==> inputs of v5 <==
==> flow/design.v <==
module decode(
	clk		,
	rst_n		,
	data_in	,
	data_out	
	);
	input clk;
	input rst_n;
	input [1:0] data_in;	 
	output reg data_out;
	wire [1:0] dis_00,dis_01,dis_10,dis_11;
	wire [31:0] add_1,add_2,add_3,add_4,add_5,add_6,add_7,add_8;
	reg [9:0]	path_s0,path_s1,path_s2,path_s3;   
	reg [31:0]	dis_s0,dis_s1,dis_s2,dis_s3;
	reg [19:0]count_clear;
	assign dis_00=data_in[1]+data_in[0];
	assign dis_01=data_in[1]+(data_in[0]^1'b1);
	assign dis_10=(data_in[1]^1'b1)+data_in[0];
	assign dis_11=(data_in[1]^1'b1)+(data_in[0]^1'b1);
	always @(posedge clk or negedge rst_n)
		if (rst_n==1'b0)
			count_clear<=20'b0;
		else if (count_clear>=20'd50000)
			count_clear<=20'b0;
		else
			count_clear<=count_clear+1'b1;
	assign add_1=dis_00+dis_s0;  
	assign add_2=dis_11+dis_s2;
	always @(posedge clk or negedge rst_n)
	begin
		if (rst_n==1'b0) 
			begin
				path_s0=10'b0;
				dis_s0=32'b0;
			end
		else if (count_clear==20'd50000)
			begin
				path_s0=10'b0;
				dis_s0=32'b0;
			end
		else if (add_1<=add_2)
			begin
				path_s0<={path_s0[8:0],1'b0};
				dis_s0<=add_1;
			end
		else 
			begin
				path_s0<={path_s2[8:0],1'b0};
				dis_s0<=add_2;
			end
	end
	assign add_3=dis_11+dis_s0;
	assign add_4=dis_00+dis_s2;
	always @(posedge clk or negedge rst_n)
	begin
		if (rst_n==1'b0) 
			begin
				path_s1=10'b0;
				dis_s1=32'b0;
			end
		else if (count_clear==20'd50000)
			begin
				path_s1=10'b0;
				dis_s1=32'b0;
			end
		else if (add_3<=add_4)
			begin
				path_s1<={path_s0[8:0],1'b1};
				dis_s1<=add_3;
			end
		else 
			begin
				path_s1<={path_s2[8:0],1'b1};
				dis_s1<=add_4;
			end
	end
	assign add_5=dis_01+dis_s1;
	assign add_6=dis_10+dis_s3;
	always @(posedge clk or negedge rst_n)
	begin
		if (rst_n==1'b0)
			begin
				path_s2=10'b0;
				dis_s2=32'b0;
			end
		else if (count_clear==20'd50000)
			begin
				path_s2=10'b0;
				dis_s2=32'b0;
			end
		else if (add_5<=add_6)
			begin
				path_s2<={path_s1[8:0],1'b0};
				dis_s2<=add_5;
			end
		else 
			begin
				path_s2<={path_s3[8:0],1'b0};
				dis_s2<=add_6;
			end
	end
	assign add_7=dis_10+dis_s1;
	assign add_8=dis_01+dis_s3;
	always @(posedge clk or negedge rst_n)
	begin
		if (rst_n==1'b0)
			begin
				path_s3=10'b0;
				dis_s3=32'b0;
			end
		else if (count_clear==20'd50000)
			begin
				path_s3=10'b0;
				dis_s3=32'b0;
			end
		else if (add_7<add_8)
			begin
				path_s3<={path_s1[8:0],1'b1};
				dis_s3<=add_7;
			end
		else 
			begin
				path_s3<={path_s3[8:0],1'b1};
				dis_s3<=add_8;
			end
	end
	always @(*)
	begin
		if ((dis_s0<=dis_s1)&&(dis_s0<=dis_s2)&&(dis_s0<=dis_s3))
			data_out<=path_s0[9];
		else if ((dis_s1<=dis_s0)&&(dis_s1<=dis_s2)&&(dis_s1<=dis_s3))
			data_out<=path_s1[9];
		else if ((dis_s2<=dis_s0)&&(dis_s2<=dis_s1)&&(dis_s2<=dis_s3))
			data_out<=path_s2[9];
		else  data_out<=path_s3[9];
	end
endmodule
==> flow/run.sh <==
#!/bin/bash
# the make line also repeats each setting of config.mk as NAME=value (left out here)
make -C /OpenROAD-flow-scripts/flow DESIGN_CONFIG=/design/flow/config.mk WORK_HOME=/design/flow/orfs CLKGATE_MAP_FILE= finish
==> flow/config.mk <==
export PLATFORM = sky130hd
export DESIGN_NAME = decode
export DESIGN_NICKNAME = decode
export VERILOG_FILES = /design/flow/design.v
export SDC_FILE = /design/flow/constraint.sdc
export NUM_CORES = 4
export LEC_CHECK = 0
export CAP_MARGIN = 20
export CORE_ASPECT_RATIO = 0.87
export CORE_MARGIN = 2
export CORE_UTILIZATION = 40
export CTS_CLUSTER_DIAMETER = 397
export CTS_CLUSTER_SIZE = 98
export PLACE_DENSITY = 0.39
export SLEW_MARGIN = 20
==> flow/constraint.sdc <==
create_clock -name core_clock -period 6.0 [get_ports {clk}]
set_input_delay 1.2000 -clock core_clock [delete_from_list [all_inputs] [get_ports {clk}]]
set_output_delay 1.2000 -clock core_clock [all_outputs]
set_load 0.01 [all_outputs]
==> v9 (differences from v5) <==
- CORE_ASPECT_RATIO: 0.87 -> default
- CORE_UTILIZATION: 40 -> 71
- CTS_CLUSTER_DIAMETER: 397 -> 380
- CTS_CLUSTER_SIZE: 98 -> default
- PLACE_DENSITY: 0.39 -> 0.64
==> flow/constraint.sdc (replaced) <==
create_clock -name core_clock -period 4.84 [get_ports {clk}]
set_input_delay 0.9680 -clock core_clock [delete_from_list [all_inputs] [get_ports {clk}]]
set_output_delay 0.9680 -clock core_clock [all_outputs]
set_load 0.01 [all_outputs]
==> v26 (differences from v5) <==
- CORE_ASPECT_RATIO: 0.87 -> default
- CORE_UTILIZATION: 40 -> 59
- PLACE_DENSITY: 0.39 -> 0.6
==> comparison table <==
item                                                                 v5              v26              v9
Run status                                     timing/DRC/antenna clean  timing/DRC/antenna clean  did not finish
Last stage reached                                                    -                -  global routing
Area occupied by registers                                     4550 um2         4550 um2               -
Cell depth of the worst min-delay path                                1                1               -
Count of filler cells inserted in the layout                       4820             2770               -
Cell with the biggest individual delay on the critical path       or3_1  clkdlybuf4s50_1               -
Tap cells                                                           654              442               -
Buffer count excluding the clock tree in the final layout           180              148               -
Core region area                                              48000 um2        32500 um2       26900 um2
Vias per cell                                                      5.82             6.47               -
Clock tree from TritonCTS                                           yes              yes               -
Count of buffer and inverter cells on the critical path               6                7               -
Reg-to-reg startpoint                                        dis_s3[11]       dis_s1[13]               -
Finished Cell Area                                            22200 um2        21600 um2               -
Endpoint of the most critical register-to-register path      dis_s3[27]        dis_s2[4]               -
